job 6112:
==> flow/design.v (excerpt) <==
module blockRunner(
    input wire CLK,              
    input wire RST_BTN,          
    output wire VGA_HS_O,        
    output wire VGA_VS_O,        
    output reg [3:0] VGA_R,      
    output reg [3:0] VGA_G,      
    output reg [3:0] VGA_B,      
    output wire a, ba, c, d, e, f, g,
    output wire a1, ba1, c1, d1, e1, f1, g1,
    output wire a2, ba2, c2, d2, e2, f2, g2,
    output wire a3, ba3, c3, d3, e3, f3, g3,
    input SW0,
    input KEY0,
    input KEY1,
    input KEY2,
    input KEY3
    );
Size in the first run: ~3400 cells after synthesis.
clock: 6.06 ns
lec_check: 0
abc_area: 1
cap_margin: 20
cell_pad_in_sites_global_placement: 3
core_margin: 2
core_utilization: 71
cts_cluster_diameter: 23
min_routing_layer: met2
setup_slack_margin: 0.81
slew_margin: 35
tns_end_percent: 60
run.sh (not shown) runs the stock make flow with config.mk's settings and CLKGATE_MAP_FILE=.
Stage in which a tool error killed job 6112: global placement without I/O (3_1_place_gp_skip_io).
--- input diff job 6112..job 947 ---
Settings: ABC_AREA: 1 -> unset; CTS_CLUSTER_SIZE: unset -> 47; CTS_CLUSTER_DIAMETER: 23 -> unset; MIN_ROUTING_LAYER: met2 -> unset; CORE_UTILIZATION: 71 -> 66; SETUP_SLACK_MARGIN: 0.81 -> unset; TNS_END_PERCENT: 60 -> unset; CELL_PAD_IN_SITES_GLOBAL_PLACEMENT: 3 -> unset; SLEW_MARGIN: 35 -> 20; the clock period (ns, I/O delays scaled along): 6.06 -> 6.75.
Results
- Looking at the reports, job 947 completed the entire flow and the layout it produced met the timing, DRC and antenna checks.
- From job 6112 to job 947 the numbers moved as follows: horizontal die dimension higher, height of the die higher, post-synthesis cell area lower.
Changes in job 2029 relative to job 947:
Settings: CTS_CLUSTER_SIZE removed (was 47); CORE_UTILIZATION changed from 66 to 40; the clock period (ns, I/O delays scaled along) changed from 6.75 to 8.31.
## What came out
Delta(fraction of power consumed by combinational cells, job 2029 - job 947) < 0. On job 2029: maximum ir drop on the vdd rail is about 54% lower than what job 947 gave. Job 2029 ends up with a number of nets in the layout that is about 1.1% lower than in job 947. Re post-CTS resize count: job 947 was higher than job 2029. For job 2029, the cell at the slowest stage of the critical path was edfxtp_1, unlike job 947, where it was clkdlybuf4s50_1. [compare] base=job 947 new=job 2029: slack of the worst reg-to-reg path saw an increase, post-route non-filler standard cell count went up 8.8%, maximum fanout encountered on the critical timing path rose 8.
--- input diff job 2029..job 8242 ---
Settings: CORE_UTILIZATION: 40 -> 72; SETUP_SLACK_MARGIN: unset -> 3.15; CTS_CLUSTER_SIZE: unset -> 34; ABC_AREA: unset -> 0; PLACE_DENSITY_LB_ADDON: unset -> 0.0; the clock period (ns, I/O delays scaled along): 8.31 -> 11.3.
Results
Relative to job 2029, cell count has gone down in job 8242. Comparing job 8242 and job 2029, the higher worst setup slack was measured on job 8242. The higher first-iteration detailed-routing DRC count came out of job 8242. Diff job 8242..job 2029 | worst-case hold slack | negligible. Lower met2 wire length among job 8242 and job 2029: job 2029. Required time of the critical path was higher in job 8242 than in job 2029. Total power (job 8242 over job 2029): decrease, about 25%. Final design instance area without fill: job 8242 < job 2029. The final reports for job 8242 and job 2029 show share of final layout cell area taken by clock buffers and inverters lower in the former. Job 8242 ends up with a area used by multi-input combinational logic that is 0.31% higher than in job 2029.
Changes in job 1672 relative to job 8242:
Settings: ABC_AREA: 0 -> unset; CORE_UTILIZATION: 72 -> 70; PLACE_DENSITY_LB_ADDON: 0.0 -> unset; SETUP_SLACK_MARGIN: 3.15 -> unset; CTS_CLUSTER_SIZE: 34 -> 24; the clock period (ns, I/O delays scaled along): 11.3 -> 6.38.
Against job 8242, placeable core area in job 1672 came out worse. Die outline area on job 1672 is up relative to job 8242. Delta (job 1672 minus job 8242): wire length decreased by about 2% relative to the old numbers; critical path depth in cells increased by 3 relative to the old numbers.
For job 4965, these inputs were changed with respect to job 1672:
Settings: CORE_UTILIZATION changed from 70 to 17; CTS_CLUSTER_SIZE removed (was 24); the clock period (ns, I/O delays scaled along) changed from 6.38 to 8.31.
Notes after the runs:
- Diff job 4965..job 1672 | number of remaining DRC errors | unchanged
- Internal power (job 4965 / job 1672): 0.79
- Of the two candidates, job 1672 has the better final area and job 4965 the worse one.
- Re part of the power in combinational logic: job 1672 was higher than job 4965.
- Changes observed in job 4965 relative to job 1672: power moved down, count of inverters not on the clock network in the layout level, net load switching power moved down.
No activity file was given, so power comes from the tool's default toggle rates.
